==> build 34: inputs <==
// calculator
module calculator(
	input newkey,
	input [4:0] keycode,
	input clk,
	input rst,
	output reg [19:0] x,
	output reg led							 
	);
clock: 10.3 ns
lec_check: 0
cap_margin: 20
cell_pad_in_sites_global_placement: 1
core_margin: 4
core_utilization: 40
gpl_routability_driven: 0
place_density_lb_addon: 0.26
slew_margin: 20
run.sh (not shown) runs the stock make flow with config.mk's settings and CLKGATE_MAP_FILE=.
==> trial 44 (differences from build 34) <==
Settings changed: CELL_PAD_IN_SITES_GLOBAL_PLACEMENT 1 to not set, CORE_MARGIN 4 to 2, CORE_UTILIZATION 40 to 72, CTS_CLUSTER_DIAMETER set to 40, GPL_ROUTABILITY_DRIVEN 0 to not set, PLACE_DENSITY_LB_ADDON 0.26 to 0.01, TNS_END_PERCENT set to 5.
==> flow/constraint.sdc (replaced) <==
create_clock -name core_clock -period 6.5 [get_ports {clk}]
set_input_delay 1.3000 -clock core_clock [delete_from_list [all_inputs] [get_ports {clk}]]
set_output_delay 1.3000 -clock core_clock [all_outputs]
set_load 0.01 [all_outputs]
==> comparison table <==
                                                                trial 44                 build 34
Status                                                   failed layout checks  complete, no violations
Layout check failures                               negative setup slack                        -
Inserted tap cell count                                              285                      525
Accumulated negative setup slack                              -0.3858 ns                     0 ns
Worst min-delay path endpoint                                       y[7]                     x[0]
Switching share of total power                                    0.4658                   0.4754
Final Hold Slack                                               0.6351 ns                0.5054 ns
Share of the core filled by cells before placement                0.7286                   0.4076
Count of final setup violators                                         2                        0
Via count                                                          14806                    12922
Worst slew slack as a fraction of its limit                       0.3100                   0.2953
Pre-CTS setup slack                                           -0.5055 ns                 2.471 ns
Count of cells along the worst hold path                               1                        2
HPWL after DPL                                                  42950 um                 40370 um

* * *

==> branch garnet: inputs <==
Starting RTL as in the previous note.
clock: 7.13 ns
lec_check: 0
cap_margin: 20
core_aspect_ratio: 1.42
core_margin: 2
core_utilization: 72
cts_cluster_diameter: 42
hold_slack_margin: -0.09
max_routing_layer: met4
min_routing_layer: met1
place_density_lb_addon: 0.01
setup_slack_margin: 1.73
slew_margin: 15
tns_end_percent: 40
==> inputs of branch delta, as changes to branch garnet <==
CORE_ASPECT_RATIO = not set   (was 1.42)
CTS_CLUSTER_DIAMETER = 40   (was 42)
HOLD_SLACK_MARGIN = not set   (was -0.09)
MAX_ROUTING_LAYER = not set   (was met4)
MIN_ROUTING_LAYER = not set   (was met1)
SETUP_SLACK_MARGIN = 0.87   (was 1.73)
SLEW_MARGIN = 20   (was 15)
TNS_END_PERCENT = not set   (was 40)
==> flow/constraint.sdc (replaced) <==
create_clock -name core_clock -period 6.5 [get_ports {clk}]
set_input_delay 1.3000 -clock core_clock [delete_from_list [all_inputs] [get_ports {clk}]]
set_output_delay 1.3000 -clock core_clock [all_outputs]
set_load 0.01 [all_outputs]
==> results.cfg <==
; implementation run metrics
[outcome]
status = stopped before the end
haltStage = 5_1_grt
stop_error = [ERROR GRT-0232] Routing congestion too high. Check the congestion heatmap in the GUI.

[die]
chipArea_um2 = 23900
die.size.y_um = 155
fp-utilization_pct = 72.9
core-area_um2 = 22400
rows = 55

[global_routing]
grtUsageMet3_pct = 47.5
grtUsageMet2_pct = 86.7
track_usage_pct = 66.1
gr-usage-met1_pct = 66.6
grt_overflow = 1

[clock_tree]
post_cts_buffers = 10
cts-resized-gates = 139

[placed_design]
dp_cells = 2304
pre_cts_ws_ps = -408
gp_congestion = 0.983
place_area_um2 = 18500
-- figures above: branch delta

==> results.cfg <==
; synthesis and place-and-route metrics
[outcome]
status = finished with violations
failed_checks = negative setup slack

[die]
rows = 65
die.size.y_um = 184
fp-utilization_pct = 73.3
core-area_um2 = 22300

[global_routing]
grtUsageMet2_pct = 73.6

[final_timing]
setup_violations = 1
setup_ws_ps = -14.6

[placed_design]
dp_cells = 2175
gp_congestion = 0.998

[clock_tree]
cts-resized-gates = 79
-- figures above: branch garnet


* * *

==> inputs of 08-11 <==
Starting RTL as in the previous note.
// calculator
module calculator(
	input newkey,
	input [4:0] keycode,
	input clk,
	input rst,
	output reg [19:0] x,
	output reg led							 
	);
Settings: LEC_CHECK=0, ABC_AREA=1, CAP_MARGIN=20, CORE_MARGIN=2, CORE_UTILIZATION=72, CTS_CLUSTER_DIAMETER=162, PLACE_DENSITY=0.38, SETUP_SLACK_MARGIN=1.49, SLEW_MARGIN=20; clock period 7.12 ns.
==> inputs of 07-06, as changes to 08-11 <==
==> flow/config.mk (replaced) <==
export PLATFORM = sky130hd
export DESIGN_NAME = calculator
export DESIGN_NICKNAME = calculator
export VERILOG_FILES = /design/flow/design.v
export SDC_FILE = /design/flow/constraint.sdc
export NUM_CORES = 4
export LEC_CHECK = 0
export CAP_MARGIN = 20
export CORE_MARGIN = 2
export CORE_UTILIZATION = 72
export PLACE_DENSITY_LB_ADDON = 0.01
export SLEW_MARGIN = 20
==> flow/constraint.sdc (replaced) <==
create_clock -name core_clock -period 6.72 [get_ports {clk}]
set_input_delay 1.3440 -clock core_clock [delete_from_list [all_inputs] [get_ports {clk}]]
set_output_delay 1.3440 -clock core_clock [all_outputs]
set_load 0.01 [all_outputs]
==> flow_summary.yaml <==
# implementation run metrics
outcome:
  run_status: "timing/DRC/antenna clean"
floorplanning:
  dieArea_mm2: 0.0253
critical_path:
  crit_buf_inv: 8
routing:
  vias: 17300
logic_synthesis:
  ys_sh_aoi_pct: 5.34
  synth_top_area_share_pct: 37.1
(the above is from 08-11)
==> flow_summary.yaml <==
# implementation run metrics
outcome:
  run_status: "failed layout checks"
  check.faults: "setup timing"
floorplanning:
  dieArea_mm2: 0.0239
timing:
  fin_ws_ns: -0.174
  setup_viol: 1
logic_synthesis:
  avgSynthCellArea_um2: 8.74
  synth_top_area_share_pct: 39.3
  ys_sh_aoi_pct: 11.5
critical_path:
  crit_buf_inv: 7
routing:
  vias: 14600
(the above is from 07-06)

* * *

==> run A <==
==> flow/design.v <==
module calculator(
	input newkey,
	input [4:0] keycode,
	input clk,
	input rst,
	output reg [19:0] x,
	output reg led							 
	);
	localparam PLUS = 1'd0;					 
	localparam TIMES = 1'd1;				 
	localparam CLEAR20 = 20'd0;				 
	localparam CLEAR2 = 2'd0;				 
	localparam CLEAR1 = 1'd0;				 
	reg [19:0] y;
	reg op;
	reg [19:0] nextX;
	reg [19:0] nextY;
	reg nextOp;
	reg nextLED;
	reg [2:0] select;
	wire [19:0] sum;
	wire [19:0] product;
	wire [19:0] result;
	wire [19:0] ovp;						 
	wire ovs;								 
	always @ (posedge clk)
		begin
			if (rst)
				begin
					x <= CLEAR20;
					y <= CLEAR20;
					op <= CLEAR1;
					led <= CLEAR1;
				end
			else
				begin
					x <= nextX;
					y <= nextY;
					op <= nextOp;
					led <= nextLED;
				end
		end
  always @ (select, x, y, op, led, result, ovp, ovs, keycode)
		case(select)
			3'd0:						 
				begin
              		nextX = x;
					nextY = y;
					nextOp = op;
					nextLED = led;
				end
			3'd1:						 
				begin
              		nextX = CLEAR20;
					nextY = x;
					nextOp = PLUS;
					nextLED = CLEAR1;
				end
			3'd2:						 
				begin
              		nextX = CLEAR20;
					nextY = x;
					nextOp = TIMES;
					nextLED = CLEAR1;
				end
			3'd3:						 
				begin
              		nextX = result;
					nextY = y;
					nextOp = op;
					nextLED = op ? (ovp != 0) : ovs;
				end	
			3'd4:						 
				begin
              		nextX = CLEAR20;
					nextY = CLEAR20;
					nextOp = CLEAR1;				 
					nextLED = CLEAR1;
				end
			3'd7:						 
				begin
              		nextX = {x[15:0],keycode[3:0]};	 
					nextY = y;
					nextOp = op;
					nextLED = CLEAR1;
				end
			default:					 
				begin
              		nextX = x;
					nextY = y;
					nextOp = op;
					nextLED = led;
				end
		endcase
	always @ (newkey, keycode)
		begin
			if(!newkey)	select <= 3'd0;				 
			else if(keycode[4]) select <= 3'd7;		 
			else select <= keycode[2:0];			 
		end
	assign result = op ? product : sum;				 
	assign {ovp, product} = x * y;					 
	assign {ovs, sum} = x + y;						 
endmodule	
==> flow/run.sh <==
#!/bin/bash
# the make line also repeats each setting of config.mk as NAME=value (left out here)
make -C /OpenROAD-flow-scripts/flow DESIGN_CONFIG=/design/flow/config.mk WORK_HOME=/design/flow/orfs CLKGATE_MAP_FILE= finish
==> flow/config.mk <==
export PLATFORM = sky130hd
export DESIGN_NAME = calculator
export DESIGN_NICKNAME = calculator
export VERILOG_FILES = /design/flow/design.v
export SDC_FILE = /design/flow/constraint.sdc
export NUM_CORES = 4
export LEC_CHECK = 0
export CAP_MARGIN = 20
export CORE_MARGIN = 2
export CORE_UTILIZATION = 72
export CTS_CLUSTER_SIZE = 100
export PLACE_DENSITY_LB_ADDON = 0.0
export SETUP_SLACK_MARGIN = 0.37
export SLEW_MARGIN = 20
export TNS_END_PERCENT = 5
==> flow/constraint.sdc <==
create_clock -name core_clock -period 5.61 [get_ports {clk}]
set_input_delay 1.1220 -clock core_clock [delete_from_list [all_inputs] [get_ports {clk}]]
set_output_delay 1.1220 -clock core_clock [all_outputs]
set_load 0.01 [all_outputs]
==> inputs of run K, as changes to run A <==
==> flow/config.mk (replaced) <==
export PLATFORM = sky130hd
export DESIGN_NAME = calculator
export DESIGN_NICKNAME = calculator
export VERILOG_FILES = /design/flow/design.v
export SDC_FILE = /design/flow/constraint.sdc
export NUM_CORES = 4
export LEC_CHECK = 0
export CAP_MARGIN = 20
export CORE_MARGIN = 2
export CORE_UTILIZATION = 59
export SLEW_MARGIN = 20
==> flow/constraint.sdc (replaced) <==
create_clock -name core_clock -period 7.87 [get_ports {clk}]
set_input_delay 1.5740 -clock core_clock [delete_from_list [all_inputs] [get_ports {clk}]]
set_output_delay 1.5740 -clock core_clock [all_outputs]
set_load 0.01 [all_outputs]
==> inputs of run R, as changes to run A <==
==> flow/config.mk (replaced) <==
export PLATFORM = sky130hd
export DESIGN_NAME = calculator
export DESIGN_NICKNAME = calculator
export VERILOG_FILES = /design/flow/design.v
export SDC_FILE = /design/flow/constraint.sdc
export NUM_CORES = 4
export LEC_CHECK = 0
export CAP_MARGIN = 20
export CORE_MARGIN = 2
export CORE_UTILIZATION = 67
export CTS_CLUSTER_DIAMETER = 32
export SLEW_MARGIN = 20
==> flow/constraint.sdc (replaced) <==
create_clock -name core_clock -period 6.74 [get_ports {clk}]
set_input_delay 1.3480 -clock core_clock [delete_from_list [all_inputs] [get_ports {clk}]]
set_output_delay 1.3480 -clock core_clock [all_outputs]
set_load 0.01 [all_outputs]
==> qor summary <==
quantity	run A	run K	run R
Run status	failed layout checks	finished clean	failed layout checks
Reasons for failing layout checks	setup timing	-	setup timing
Cell with the biggest individual delay on the critical path	fa_1	dfxtp_1	fa_1
Pre-Repair DR Iteration Count	9	5	6
Die Span Y	155 microns	170 microns	160 microns
Placed cell areas	18700 sq um	17100 sq um	18100 sq um
Post-synthesis to final-layout area growth	17.6%	5.54%	14.3%
Total power divided by cell area	99.7 nW/um^2	69.3 nW/um^2	82.8 nW/um^2
Post-Place Setup Slack	-1310 ps	360 ps	-334 ps
Clock network fraction of design power	0.185	0.201	0.198
Number of cells after detailed placement	2354	2219	2299
Total power draw	1.92 mW	1.19 mW	1.55 mW
Routed wire length	55.0 mm	50.2 mm	49.8 mm
Achievable clock frequency	143 MHz	133 MHz	146 MHz
Net switching power of the design	873 uW	593 uW	708 uW
End-of-flow core utilization	0.857	0.637	0.775
Core Rows	55	60	57
Fraction of power spent switching nets	0.456	0.497	0.458
Average via count per standard cell	6.47	5.95	6.08
Maximum single-stage delay on the critical path	600 ps	850 ps	610 ps
Final worst path period share	1.25	0.954	1.01
Clock-pin slew on the worst setup and hold paths	70 ps	90 ps	80 ps
Number of cells in the finished layout apart from fillers	2364	2227	2326
Met1 wire length	18.5 mm	20.4 mm	19.4 mm
Hold Path End	y[2]$_SDFFE_PP0P_	led$_SDFFE_PP0P_	y[2]$_SDFFE_PP0P_
Detailed-routed wire length on met3	6.23 mm	4.03 mm	4.09 mm
Global-route usage over all layers	0.458	0.364	0.397
Power and IR drop assume default switching activity.
